==> inputs of 07-21 <==
==> flow/design.v (excerpt) <==
module fmad_fp32
  (
   input         clk,
   input         reset,
   input         req,
   input [31:0]  x,
   input [31:0]  y,
   input [31:0]  z,
   output [31:0] rslt,
   output [4:0]  flag
   );
export LEC_CHECK = 0
export ABC_AREA = 1
export CAP_MARGIN = 0
export CORE_ASPECT_RATIO = 0.63
export CORE_MARGIN = 2
export CORE_UTILIZATION = 59
export CTS_CLUSTER_DIAMETER = 261
export MAX_ROUTING_LAYER = met4
export PLACE_DENSITY = 0.43
export SETUP_SLACK_MARGIN = -0.7
export SLEW_MARGIN = 30
create_clock -name core_clock -period 9.93 [get_ports {clk}]
run.sh (not shown) runs the stock make flow with config.mk's settings and CLKGATE_MAP_FILE=.
==> 08-07: changes against 07-21 <==
CELL_PAD_IN_SITES_GLOBAL_PLACEMENT = 2   (was default)
CORE_MARGIN = 9   (was 2)
CTS_CLUSTER_SIZE = 36   (was default)
GPL_TIMING_DRIVEN = 0   (was default)
HOLD_SLACK_MARGIN = 0.3   (was default)
PLACE_DENSITY = default   (was 0.43)
PLACE_DENSITY_LB_ADDON = 0.19   (was default)
SETUP_SLACK_MARGIN = default   (was -0.7)
==> flow/constraint.sdc (replaced) <==
create_clock -name core_clock -period 15.1 [get_ports {clk}]
set_input_delay 3.0200 -clock core_clock [delete_from_list [all_inputs] [get_ports {clk}]]
set_output_delay 3.0200 -clock core_clock [all_outputs]
set_load 0.01 [all_outputs]
==> 10-06: changes against 07-21 <==
CORE_UTILIZATION = 72   (was 59)
CTS_CLUSTER_SIZE = 21   (was default)
PLACE_DENSITY = default   (was 0.43)
PLACE_DENSITY_LB_ADDON = 0.19   (was default)
SETUP_SLACK_MARGIN = -0.78   (was -0.7)
==> flow/constraint.sdc (replaced) <==
create_clock -name core_clock -period 11.0 [get_ports {clk}]
set_input_delay 2.2000 -clock core_clock [delete_from_list [all_inputs] [get_ports {clk}]]
set_output_delay 2.2000 -clock core_clock [all_outputs]
set_load 0.01 [all_outputs]
==> summary of the runs <==
In area after synthesis, 07-21 and 08-07 do not differ. 10-06 never finished: it broke off in global routing. 07-21 finished with negative setup slack left. 08-07 aborted during global placement without I/O with FLW-0024. In synthesized cell count, 10-06 and 07-21 do not differ. Die area: 10-06 < 07-21 < 08-07.

========
==> 10-21: inputs <==
fmad_fp32 again, from the RTL that the note above started with.
clock: 10.6 ns
lec_check: 0
abc_area: 1
cap_margin: 0
core_aspect_ratio: 0.91
core_margin: 2
core_utilization: 72
cts_cluster_diameter: 222
cts_cluster_size: 39
setup_slack_margin: 3.03
slew_margin: 20
==> 04-11: changes against 10-21 <==
Settings changed: ABC_AREA 1 to not set, CAP_MARGIN 0 to 20, CORE_ASPECT_RATIO 0.91 to not set, CORE_UTILIZATION 72 to 51, CTS_CLUSTER_DIAMETER 222 to not set, CTS_CLUSTER_SIZE 39 to not set, SETUP_SLACK_MARGIN 3.03 to not set.
==> flow/constraint.sdc (replaced) <==
create_clock -name core_clock -period 16.8 [get_ports {clk}]
set_input_delay 3.3600 -clock core_clock [delete_from_list [all_inputs] [get_ports {clk}]]
set_output_delay 3.3600 -clock core_clock [all_outputs]
set_load 0.01 [all_outputs]
==> results <==
quantity                                                           04-11           10-21
Chip Height                                                       324 um          260 um
Die Span X                                                        324 um          285 um
Post-Synth XOR/XNOR Area                                           13.0%           7.82%
Proportion of synthesized chip area in sequential cells            17.7%           17.8%
Total cells reported by yosys after synthesis                       6528            7702
Half-perimeter wire length of the detailed placement result    156000 um       184000 um
Chip area in the Yosys report                                 52300 um^2      51800 um^2
Fraction of the mapped netlist area in simple logic gates          18.8%           23.2%
Post-CTS Repair Setup Buffers                                          0             224
Placement Rows                                                       117              93
RD Place Congestion                                                 1.03            1.21
Syn_area_per_cell                                              8.01 um^2       6.73 um^2
Compound-Gate Fraction of Synth Area                               19.6%           21.6%
Area of the die                                              105000 um^2      74200 um^2
Maximum level of the CTS H-tree                                        2               1
Worst setup slack after placement                              0.0896 ns        -2.37 ns
Instance area after placement                                 54500 um^2      63600 um^2
Largest type area fraction                                         14.0%           14.1%
Cell Count Post-Placement                                           7674            9581
Area share of fa/ha/maj cells after synthesis                      17.0%           17.2%
Standard cell core area                                      102000 um^2      71000 um^2
Syn Inst Count                                                      6528            7702
Number of clock buffers inserted by TritonCTS                         38              12
Post-Syn Area                                                 52300 um^2      51800 um^2
Run status                                      timing/DRC/antenna clean  did not finish
Stage where the flow stopped                                           -         5_1_grt
Nets in the synthesized netlist                                     7197            8371

========
==> inputs of trial 55 <==
fmad_fp32 again, from the RTL that the note above started with.
clock: 12.0 ns
lec_check: 0
abc_area: 1
cap_margin: 0
core_aspect_ratio: 0.63
core_margin: 2
core_utilization: 59
cts_cluster_diameter: 261
max_routing_layer: met4
place_density_lb_addon: 0.19
setup_slack_margin: 3.14
slew_margin: 30
==> inputs of build 37, as changes to trial 55 <==
Settings changed: CAP_MARGIN 0 to 20, CORE_ASPECT_RATIO 0.63 to 1.34, CORE_UTILIZATION 59 to 72, CTS_CLUSTER_DIAMETER 261 to default, CTS_CLUSTER_SIZE from default to 10, MAX_ROUTING_LAYER met4 to default, PLACE_DENSITY_LB_ADDON 0.19 to default, SETUP_SLACK_MARGIN 3.14 to 0.59, SLEW_MARGIN 30 to 20.
==> flow/constraint.sdc (replaced) <==
create_clock -name core_clock -period 2.09 [get_ports {clk}]
set_input_delay 0.4180 -clock core_clock [delete_from_list [all_inputs] [get_ports {clk}]]
set_output_delay 0.4180 -clock core_clock [all_outputs]
set_load 0.01 [all_outputs]
==> inputs of trial 3, as changes to trial 55 <==
Settings changed: CORE_MARGIN 2 to 9, SETUP_SLACK_MARGIN 3.14 to default.
==> flow/constraint.sdc (replaced) <==
create_clock -name core_clock -period 15.1 [get_ports {clk}]
set_input_delay 3.0200 -clock core_clock [delete_from_list [all_inputs] [get_ports {clk}]]
set_output_delay 3.0200 -clock core_clock [all_outputs]
set_load 0.01 [all_outputs]
==> summary of the runs <==
Area after synthesis is the same in trial 3 and build 37.
Trial 3 produced a clean layout. Build 37 died in detailed placement (3_5_place_dp). Trial 55 completed and failed the layout checks on negative setup slack.
Against trial 3, the final area of trial 55 is higher by about 22%.
In trial 55 the non-clock buffer count is higher than in trial 3, by 945.
